Design LASER, start of the top module:
module LASER (
    input CLK,
    input RST,
    input [3:0] X,
    input [3:0] Y,
    output reg [3:0] C1X,
    output reg [3:0] C1Y,
    output reg [3:0] C2X,
    output reg [3:0] C2Y,
    output reg DONE
);
    localparam S_IDLE           = 4'd0;
    localparam S_READ           = 4'd1;
    localparam S_INIT_C1        = 4'd2;
    localparam S_CALC_C1        = 4'd3;
    localparam S_UPDATE_C1      = 4'd4;
    localparam S_INIT_C2        = 4'd5;
    localparam S_CALC_C2        = 4'd6;
    localparam S_UPDATE_C2      = 4'd7;
    localparam S_CHECK_CONV     = 4'd8;
    localparam S_DONE           = 4'd9;
    localparam S_WAIT           = 4'd10;
    reg [3:0] state;
    reg [5:0] pixel_count;
    reg [3:0] X_MEM [0:39];
    reg [3:0] Y_MEM [0:39];
    reg [5:0] mark_data;        
    reg [3:0] index_X, index_Y; 
    reg [5:0] current_hit_count;
    reg [5:0] best_hit_count;
    reg [3:0] best_c1x, best_c1y;
    reg [3:0] best_c2x, best_c2y;
    reg [3:0] old_c1x, old_c1y, old_c2x, old_c2y;
    reg p0_scan, p1_scan, p2_scan, p3_scan;    
    reg p0_fix,  p1_fix,  p2_fix,  p3_fix;     
    reg hit0, hit1, hit2, hit3;                
    reg [3:0] fixed_cx, fixed_cy;
    always @(posedge CLK or posedge RST) begin
        if (RST) begin
            state <= S_IDLE;
            pixel_count <= 0;
            DONE <= 0;
            C1X <= 0; C1Y <= 0; C2X <= 0; C2Y <= 0;
            mark_data <= 0;
            index_X <= 0; index_Y <= 0;
            current_hit_count <= 0; best_hit_count <= 0;
            best_c1x <= 0; best_c1y <= 0; best_c2x <= 0; best_c2y <= 0;
  ...
Settings: LEC_CHECK=0, ABC_AREA=1, CAP_MARGIN=10, CORE_MARGIN=2, CORE_UTILIZATION=72, CTS_CLUSTER_DIAMETER=29, CTS_CLUSTER_SIZE=74, GPL_TIMING_DRIVEN=1, MIN_ROUTING_LAYER=met1, PLACE_DENSITY=0.64, SETUP_SLACK_MARGIN=1.45, SLEW_MARGIN=40; clock period 4.87 ns.
run.sh (not shown) runs the stock make flow with config.mk's settings and CLKGATE_MAP_FILE=.
The baseline aborted during global routing (5_1_grt).
Rerun with:
- CAP_MARGIN: 10 -> 15
- CTS_CLUSTER_DIAMETER: 29 -> unset
- GPL_TIMING_DRIVEN: 1 -> unset
- MIN_ROUTING_LAYER: met1 -> unset
- PLACE_DENSITY: 0.64 -> 0.65
- SETUP_SLACK_MARGIN: 1.45 -> unset
- SLEW_MARGIN: 40 -> 20
- clock period: 4.87 -> 5.11 ns (I/O delays scaled with it)
Outcome: With this change the flow ran to the end with violations: setup timing. Synthesized area does not change. Die size does not change. Synthesized cell count does not change.
Rerun with:
- CAP_MARGIN: 15 -> 20
- CORE_UTILIZATION: 72 -> 71
- CTS_CLUSTER_SIZE: 74 -> unset
- PLACE_DENSITY: 0.65 -> unset
- SETUP_SLACK_MARGIN: unset -> 1.33
- clock period: 5.11 -> 5.67 ns (I/O delays scaled with it)
Effect: The new run finished with setup timing left. Routed wire length fell by 21%. Power fell by 11%. Utilization fell by 4.2 points. Worst setup slack gets better by 1200 ps. Sequential cell count does not change. Synthesized cell count stays the same. Fmax rose by 11%. Critical path depth fell by 1. Sequential power fell by 9.7%. Via count fell by 12%.
Rerun with:
- CORE_UTILIZATION: 71 -> 72
- CTS_CLUSTER_SIZE: unset -> 72
- PLACE_DENSITY: unset -> 0.64
- SETUP_SLACK_MARGIN: 1.33 -> -0.27
- clock period: 5.67 -> 5.13 ns (I/O delays scaled with it)
Outcome:
- The changed run completed and failed the layout checks on setup timing
- setup slack loses 700 ps
- wire length climbs by about a fifth
- area after synthesis is unchanged
- core utilization climbs by 4.4 points
- total power climbs by roughly a tenth
- cell count climbs by a few percent
- synthesized cell count does not change
- clock skew drops by 20 ps
Rerun with:
- ABC_AREA: 1 -> unset
- CORE_UTILIZATION: 72 -> 29
- CTS_CLUSTER_SIZE: 72 -> unset
- PLACE_DENSITY: 0.64 -> unset
- SETUP_SLACK_MARGIN: -0.27 -> unset
- clock period: 5.13 -> 6.47 ns (I/O delays scaled with it)
Effect:
- The new run finished with timing, DRC and antenna clean
- cell area shrinks by a little under a tenth
- wire length shrinks by a quarter to a third
- cell count shrinks by a few percent
- first-iteration DRC count shrinks by well over a third
- sequential share of layout area grows by 3.6 points
- global-route usage shrinks by 31 points
- synthesized cell count shrinks by a quarter to a third
- area after synthesis shrinks by a few percent
- total power shrinks by about a fifth
- flip-flop count does not change
- register-to-register slack improved by 1200 ps
Rerun with:
- ABC_AREA: unset -> 1
- CORE_UTILIZATION: 29 -> 72
- CTS_CLUSTER_DIAMETER: unset -> 247
- PLACE_DENSITY: unset -> 0.64
- clock period: 6.47 -> 5.39 ns (I/O delays scaled with it)
The new run aborted during clock tree synthesis (4_1_cts).
Area after synthesis increases by 3.3%.
Die size fell by 58%.
Synthesized cell count grows by 30%.

========
Starting RTL as in the previous note.
// LASER
module LASER (
    input CLK,
    input RST,
    input [3:0] X,
    input [3:0] Y,
    output reg [3:0] C1X,
    output reg [3:0] C1Y,
    output reg [3:0] C2X,
    output reg [3:0] C2Y,
    output reg DONE
);
    localparam S_IDLE           = 4'd0;
    localparam S_READ           = 4'd1;
    localparam S_INIT_C1        = 4'd2;
    localparam S_CALC_C1        = 4'd3;
    localparam S_UPDATE_C1      = 4'd4;
    localparam S_INIT_C2        = 4'd5;
    localparam S_CALC_C2        = 4'd6;
    localparam S_UPDATE_C2      = 4'd7;
    localparam S_CHECK_CONV     = 4'd8;
    localparam S_DONE           = 4'd9;
    localparam S_WAIT           = 4'd10;
    reg [3:0] state;
    reg [5:0] pixel_count;
    reg [3:0] X_MEM [0:39];
    reg [3:0] Y_MEM [0:39];
    reg [5:0] mark_data;        
    reg [3:0] index_X, index_Y; 
    reg [5:0] current_hit_count;
    reg [5:0] best_hit_count;
    reg [3:0] best_c1x, best_c1y;
    reg [3:0] best_c2x, best_c2y;
    reg [3:0] old_c1x, old_c1y, old_c2x, old_c2y;
    reg p0_scan, p1_scan, p2_scan, p3_scan;    
    reg p0_fix,  p1_fix,  p2_fix,  p3_fix;     
    reg hit0, hit1, hit2, hit3;                
    reg [3:0] fixed_cx, fixed_cy;
    always @(posedge CLK or posedge RST) begin
        if (RST) begin
            state <= S_IDLE;
            pixel_count <= 0;
            DONE <= 0;
            C1X <= 0; C1Y <= 0; C2X <= 0; C2Y <= 0;
            mark_data <= 0;
            index_X <= 0; index_Y <= 0;
            current_hit_count <= 0; best_hit_count <= 0;
            best_c1x <= 0; best_c1y <= 0; best_c2x <= 0; best_c2y <= 0;
        end
        else begin
            case(state)
                S_IDLE: begin
                    DONE <= 0;
                    state <= S_READ;
                    best_c1x <= 0; best_c1y <= 0; best_c2x <= 0; best_c2y <= 0;
                    X_MEM[pixel_count] <= X;
                    Y_MEM[pixel_count] <= Y;
                    pixel_count <= pixel_count + 1;
                end
                S_READ: begin
                    X_MEM[pixel_count] <= X;
                    Y_MEM[pixel_count] <= Y;
                    if (pixel_count >= 39) begin
                        pixel_count <= 0;
  ...
clock: 7.38 ns
lec_check: 0
cap_margin: 20
core_margin: 2
core_utilization: 72
cts_cluster_diameter: 277
gpl_timing_driven: 0
min_routing_layer: met1
place_density_lb_addon: 0.13
slew_margin: 20
The first run produced a clean layout.
Change:
--- a/flow/config.mk
+++ b/flow/config.mk
@@ -8,8 +8,7 @@
 export CAP_MARGIN = 20
 export CORE_MARGIN = 2
-export CORE_UTILIZATION = 72
+export CORE_UTILIZATION = 66
 export CTS_CLUSTER_DIAMETER = 277
-export GPL_TIMING_DRIVEN = 0
+export GPL_TIMING_DRIVEN = 1
 export MIN_ROUTING_LAYER = met1
-export PLACE_DENSITY_LB_ADDON = 0.13
 export SLEW_MARGIN = 20
==> flow/constraint.sdc (replaced) <==
create_clock -name core_clock -period 5.11 [get_ports {CLK}]
set_input_delay 1.0220 -clock core_clock [delete_from_list [all_inputs] [get_ports {CLK}]]
set_output_delay 1.0220 -clock core_clock [all_outputs]
set_load 0.01 [all_outputs]
Outcome:
- With this change the flow reached the layout checks and failed them: negative setup slack
- total power climbs by 48%
- cell count is higher by 18%
- area after synthesis stays the same
- worst setup slack degrades by 1400 ps
- cell area went up by 16%
- global-route usage falls by 0.75 points
- critical path depth went down by 1
- die area is higher by 8.9%
- fmax came out higher by 14%

========
## build 53
The RTL this note starts from:
==> flow/design.v <==
module LASER (
    input CLK,
    input RST,
    input [3:0] X,
    input [3:0] Y,
    output reg [3:0] C1X,
    output reg [3:0] C1Y,
    output reg [3:0] C2X,
    output reg [3:0] C2Y,
    output reg DONE
);
    localparam S_IDLE           = 4'd0;
    localparam S_READ           = 4'd1;
    localparam S_INIT_C1        = 4'd2;
    localparam S_CALC_C1        = 4'd3;
    localparam S_UPDATE_C1      = 4'd4;
    localparam S_INIT_C2        = 4'd5;
    localparam S_CALC_C2        = 4'd6;
    localparam S_UPDATE_C2      = 4'd7;
    localparam S_CHECK_CONV     = 4'd8;
    localparam S_DONE           = 4'd9;
    localparam S_WAIT           = 4'd10;
    reg [3:0] state;
    reg [5:0] pixel_count;
    reg [3:0] X_MEM [0:39];
    reg [3:0] Y_MEM [0:39];
    reg [5:0] mark_data;        
    reg [3:0] index_X, index_Y; 
    reg [5:0] current_hit_count;
    reg [5:0] best_hit_count;
    reg [3:0] best_c1x, best_c1y;
    reg [3:0] best_c2x, best_c2y;
    reg [3:0] old_c1x, old_c1y, old_c2x, old_c2y;
    reg p0_scan, p1_scan, p2_scan, p3_scan;    
    reg p0_fix,  p1_fix,  p2_fix,  p3_fix;     
    reg hit0, hit1, hit2, hit3;                
    reg [3:0] fixed_cx, fixed_cy;
    always @(posedge CLK or posedge RST) begin
        if (RST) begin
            state <= S_IDLE;
            pixel_count <= 0;
            DONE <= 0;
            C1X <= 0; C1Y <= 0; C2X <= 0; C2Y <= 0;
            mark_data <= 0;
            index_X <= 0; index_Y <= 0;
            current_hit_count <= 0; best_hit_count <= 0;
            best_c1x <= 0; best_c1y <= 0; best_c2x <= 0; best_c2y <= 0;
        end
        else begin
            case(state)
                S_IDLE: begin
                    DONE <= 0;
                    state <= S_READ;
                    best_c1x <= 0; best_c1y <= 0; best_c2x <= 0; best_c2y <= 0;
                    X_MEM[pixel_count] <= X;
                    Y_MEM[pixel_count] <= Y;
                    pixel_count <= pixel_count + 1;
                end
                S_READ: begin
                    X_MEM[pixel_count] <= X;
                    Y_MEM[pixel_count] <= Y;
                    if (pixel_count >= 39) begin
                        pixel_count <= 0;
                        state <= S_INIT_C1; 
                    end
                    else begin
                        pixel_count <= pixel_count + 1;
                    end
                end
                S_INIT_C1: begin
                    index_X <= 0;
                    index_Y <= 0;
                    best_hit_count <= 0; 
                    old_c1x <= best_c1x; old_c1y <= best_c1y;
                    old_c2x <= best_c2x; old_c2y <= best_c2y;
                    state <= S_CALC_C1;
                    mark_data <= 0;
                    current_hit_count <= 0;
                end
                S_CALC_C1: begin
                    current_hit_count <= current_hit_count + hit0 + hit1 + hit2 + hit3;
                    if (mark_data == 36) begin
                        state <= S_UPDATE_C1;
                        mark_data <= 0;
                    end
                    else begin
                        mark_data <= mark_data + 4;
                    end
                end
                S_UPDATE_C1: begin
                    if (current_hit_count >= best_hit_count) begin
                        best_hit_count <= current_hit_count;
                        best_c1x <= index_X;
                        best_c1y <= index_Y;
                    end
                    current_hit_count <= 0;
                    if (index_X == 15 && index_Y == 15) begin
                        state <= S_INIT_C2;
                    end
                    else begin
                        if (index_X == 15) begin
                            index_X <= 0;
                            index_Y <= index_Y + 1;
                        end else begin
                            index_X <= index_X + 1;
                        end
                        state <= S_CALC_C1; 
                    end
                end
                S_INIT_C2: begin
                    index_X <= 0;
                    index_Y <= 0;
                    best_hit_count <= 0; 
                    state <= S_CALC_C2;
                    mark_data <= 0;
                    current_hit_count <= 0;
                end
                S_CALC_C2: begin
                    current_hit_count <= current_hit_count + hit0 + hit1 + hit2 + hit3;
                    if (mark_data == 36) begin
                        state <= S_UPDATE_C2;
                        mark_data <= 0;
                    end
                    else begin
                        mark_data <= mark_data + 4;
                    end
                end
                S_UPDATE_C2: begin
                    if (current_hit_count >= best_hit_count) begin
                        best_hit_count <= current_hit_count;
                        best_c2x <= index_X;
                        best_c2y <= index_Y;
                    end
                    current_hit_count <= 0;
                    if (index_X == 15 && index_Y == 15) begin
                        state <= S_CHECK_CONV; 
                    end
                    else begin
                        if (index_X == 15) begin
                            index_X <= 0;
                            index_Y <= index_Y + 1;
                        end else begin
                            index_X <= index_X + 1;
                        end
                        state <= S_CALC_C2;
                    end
                end
                S_CHECK_CONV: begin
                    if (old_c1x == best_c1x && old_c1y == best_c1y && 
                        old_c2x == best_c2x && old_c2y == best_c2y) begin
                        state <= S_DONE;
                    end
                    else begin
                        state <= S_INIT_C1;
                    end
                end
                S_DONE: begin
                    C1X <= best_c1x; C1Y <= best_c1y;
                    C2X <= best_c2x; C2Y <= best_c2y;
                    DONE <= 1;
                    state <= S_WAIT;
                end
                S_WAIT: begin
                    DONE <= 0;
                    state <= S_IDLE;
                end
                default: state <= S_IDLE;
            endcase
        end
    end
    function check_hit;
        input [3:0] tx, ty, cx, cy;
        reg [3:0] abs_dx, abs_dy;
        begin
            abs_dx = (tx >= cx) ? (tx - cx) : (cx - tx);
            abs_dy = (ty >= cy) ? (ty - cy) : (cy - ty);
            if ( (abs_dx + abs_dy <= 4) || (abs_dx == 2 && abs_dy == 3) || (abs_dx == 3 && abs_dy == 2) )
                check_hit = 1'b1;
            else
                check_hit = 1'b0;
        end
    endfunction
    always @(*) begin
        if (state == S_CALC_C1) begin
            fixed_cx = best_c2x;
            fixed_cy = best_c2y;
        end
        else begin 
            fixed_cx = best_c1x;
            fixed_cy = best_c1y;
        end
    end
    always @(*) begin
        p0_scan = check_hit(X_MEM[mark_data],   Y_MEM[mark_data],   index_X, index_Y);
        p1_scan = check_hit(X_MEM[mark_data+1], Y_MEM[mark_data+1], index_X, index_Y);
        p2_scan = check_hit(X_MEM[mark_data+2], Y_MEM[mark_data+2], index_X, index_Y);
        p3_scan = check_hit(X_MEM[mark_data+3], Y_MEM[mark_data+3], index_X, index_Y);
        p0_fix = check_hit(X_MEM[mark_data],   Y_MEM[mark_data],   fixed_cx, fixed_cy);
        p1_fix = check_hit(X_MEM[mark_data+1], Y_MEM[mark_data+1], fixed_cx, fixed_cy);
        p2_fix = check_hit(X_MEM[mark_data+2], Y_MEM[mark_data+2], fixed_cx, fixed_cy);
        p3_fix = check_hit(X_MEM[mark_data+3], Y_MEM[mark_data+3], fixed_cx, fixed_cy);
        hit0 = p0_scan || p0_fix;
        hit1 = p1_scan || p1_fix;
        hit2 = p2_scan || p2_fix;
        hit3 = p3_scan || p3_fix;
    end
endmodule
Settings: LEC_CHECK=0, CAP_MARGIN=20, CELL_PAD_IN_SITES_GLOBAL_PLACEMENT=2, CORE_MARGIN=2, CORE_UTILIZATION=28, CTS_CLUSTER_DIAMETER=277, GPL_ROUTABILITY_DRIVEN=0, GPL_TIMING_DRIVEN=1, MIN_ROUTING_LAYER=met2, PLACE_DENSITY_LB_ADDON=0.13, SETUP_SLACK_MARGIN=1.83, SLEW_MARGIN=20; clock period 7.38 ns.
Build 53 closes out successfully: all stages finished, all timing, DRC and antenna checks passed.
Here is what was changed in the inputs of build 35 compared with build 53.
# build 53
export LEC_CHECK = 0
export CAP_MARGIN = 20
export CELL_PAD_IN_SITES_GLOBAL_PLACEMENT = 2
export CORE_MARGIN = 2
export CORE_UTILIZATION = 28
export CTS_CLUSTER_DIAMETER = 277
export GPL_ROUTABILITY_DRIVEN = 0
export GPL_TIMING_DRIVEN = 1
export MIN_ROUTING_LAYER = met2
export PLACE_DENSITY_LB_ADDON = 0.13
export SETUP_SLACK_MARGIN = 1.83
export SLEW_MARGIN = 20
create_clock -name core_clock -period 7.38 [get_ports {CLK}]
# build 35
export LEC_CHECK = 0
export CAP_MARGIN = 20
export CORE_MARGIN = 2
export CORE_UTILIZATION = 58
export SLEW_MARGIN = 20
create_clock -name core_clock -period 3.33 [get_ports {CLK}]
==> comparison <==
- Across build 53 and build 35, a clean result was obtained everywhere but in build 35.
- Cmp build 35 and build 53 / non-clock buffer share of cell area / higher: build 35
- From build 35 to build 53, synthesized area divided by synthesized cell count did not move at all.
- Compare build 35 and build 53 | die area lower: build 35
- Post-detailed-route via-to-cell ratio, build 35 vs build 53: down by more than 10%
- Of the two values seen for capturing instance or port of the critical path, current_hit_count[4] was produced by build 53 and current_hit_count[1] by build 35.
- Taking build 53 as the reference, in build 35 final worst setup slack now sits lower, relative contribution of sequential cells to total power now sits higher.
Modified inputs, build 69 compared to build 35
# build 35
export LEC_CHECK = 0
export CAP_MARGIN = 20
export CORE_MARGIN = 2
export CORE_UTILIZATION = 58
export SLEW_MARGIN = 20
create_clock -name core_clock -period 3.33 [get_ports {CLK}]
# build 69
export LEC_CHECK = 0
export ABC_AREA = 1
export CAP_MARGIN = 20
export CORE_MARGIN = 2
export CORE_UTILIZATION = 72
export CTS_CLUSTER_SIZE = 74
export PLACE_DENSITY = 0.36
export SETUP_SLACK_MARGIN = 1.31
export SLEW_MARGIN = 20
create_clock -name core_clock -period 5.11 [get_ports {CLK}]
--- outcome ---
Against build 35, build 69 comes in 0.75 points higher on fraction of area in registers. The area of the mapped netlist of build 69 exceeds that of build 35 by 720 µm². | via count of the first global-routing pass | higher: build 69 |. The synthesized cell count reported for build 69 is greater than that of build 35 by 30%. Build 69 finished every stage; the final checks, however, were not passed, the failures being setup timing. Build 69: global-route met2 utilization higher than build 35. A timing endpoint of the critical path of current_hit_count[1] is what build 35 shows, while current_hit_count[4] belongs to build 69. Looking only at growth of design area from synthesis to finish, and setting everything else aside, the lower value of build 69 and build 35 goes to build 69. From build 69 to build 35, final-report hold violation count did not move at all. Of the two candidates, build 35 has the better routed wire length and build 69 the worse one. Build 69 vs build 35, launching element of the worst setup path: mark_data[2] vs mark_data[3].
The following lists how build 65 was set up differently from build 69:
# build 69
export LEC_CHECK = 0
export ABC_AREA = 1
export CAP_MARGIN = 20
export CORE_MARGIN = 2
export CORE_UTILIZATION = 72
export CTS_CLUSTER_SIZE = 74
export PLACE_DENSITY = 0.36
export SETUP_SLACK_MARGIN = 1.31
export SLEW_MARGIN = 20
create_clock -name core_clock -period 5.11 [get_ports {CLK}]
# build 65
export LEC_CHECK = 0
export CAP_MARGIN = 20
export CORE_MARGIN = 2
export CORE_UTILIZATION = 40
export SLEW_MARGIN = 20
create_clock -name core_clock -period 6.6 [get_ports {CLK}]
Build 65 was carried through to the last stage, and its layout satisfied the timing, DRC and antenna checks.
Of the two candidates, build 69 has the worse area after synthesis and build 65 the better one.
Build 65: data arrival time of the worst path 0.14 ns above build 69
Build 65 vs build 69, share of synthesized area occupied by flip-flops and latches went up by 1.7 points.
The detailed-route wire length of build 65 is lower than that of build 69.
Build 65 and build 69 ended up with nearly the same count of state elements after synthesis.
In build 65 relative to build 69, die boundary width had gone up by more than a quarter.
Comparing build 65 and build 69, global-route usage is higher on build 69.
Cmp build 65 vs build 69: synthesized cell count lower in build 65
Changes in build 46 relative to build 65:
# build 65
export LEC_CHECK = 0
export CAP_MARGIN = 20
export CORE_MARGIN = 2
export CORE_UTILIZATION = 40
export SLEW_MARGIN = 20
create_clock -name core_clock -period 6.6 [get_ports {CLK}]
# build 46
export LEC_CHECK = 0
export CAP_MARGIN = 20
export CORE_ASPECT_RATIO = 1.78
export CORE_MARGIN = 2
export CORE_UTILIZATION = 40
export MAX_ROUTING_LAYER = met4
export PLACE_DENSITY_LB_ADDON = 0.09
export SETUP_SLACK_MARGIN = 0.85
export SLEW_MARGIN = 20
create_clock -name core_clock -period 4.69 [get_ports {CLK}]
Findings:
The final report for build 46 shows a completed flow and a layout that fails verification, specifically setup timing. Re hold violation count in the final report: no difference whatsoever between build 46 and build 65. The width of the die in build 65 is 1.3 times that in build 46. Of build 46 and build 65, the run reporting the lower share of the final layout cell area in sequential cells was build 46. In the metrics for build 46 and build 65, the one carrying the higher area growth from synthesis to layout is build 46.
--- input diff build 46..build 71 ---
# build 46
export LEC_CHECK = 0
export CAP_MARGIN = 20
export CORE_ASPECT_RATIO = 1.78
export CORE_MARGIN = 2
export CORE_UTILIZATION = 40
export MAX_ROUTING_LAYER = met4
export PLACE_DENSITY_LB_ADDON = 0.09
export SETUP_SLACK_MARGIN = 0.85
export SLEW_MARGIN = 20
create_clock -name core_clock -period 4.69 [get_ports {CLK}]
# build 71
export LEC_CHECK = 0
export ABC_AREA = 1
export CAP_MARGIN = 20
export CORE_MARGIN = 2
export CORE_UTILIZATION = 68
export SLEW_MARGIN = 20
create_clock -name core_clock -period 5.39 [get_ports {CLK}]
Notes after the runs:
Although it ran to completion, build 71 produced a layout that fails the final checks because of setup timing.
Build 46 ran in full, but the layout does not pass; the checks complain about setup timing.
Simple-gate portion of the synthesized area (higher): build 71
Higher post-synthesis net count goes to build 71 over build 46.
Taking build 71 as 1.0, build 46 lands at 0.947 on final cell count.
Mean area per synthesized cell, build 46 and build 71, higher one = build 46.
Power figures rest on the tool's default switching activity, not on a simulated workload.
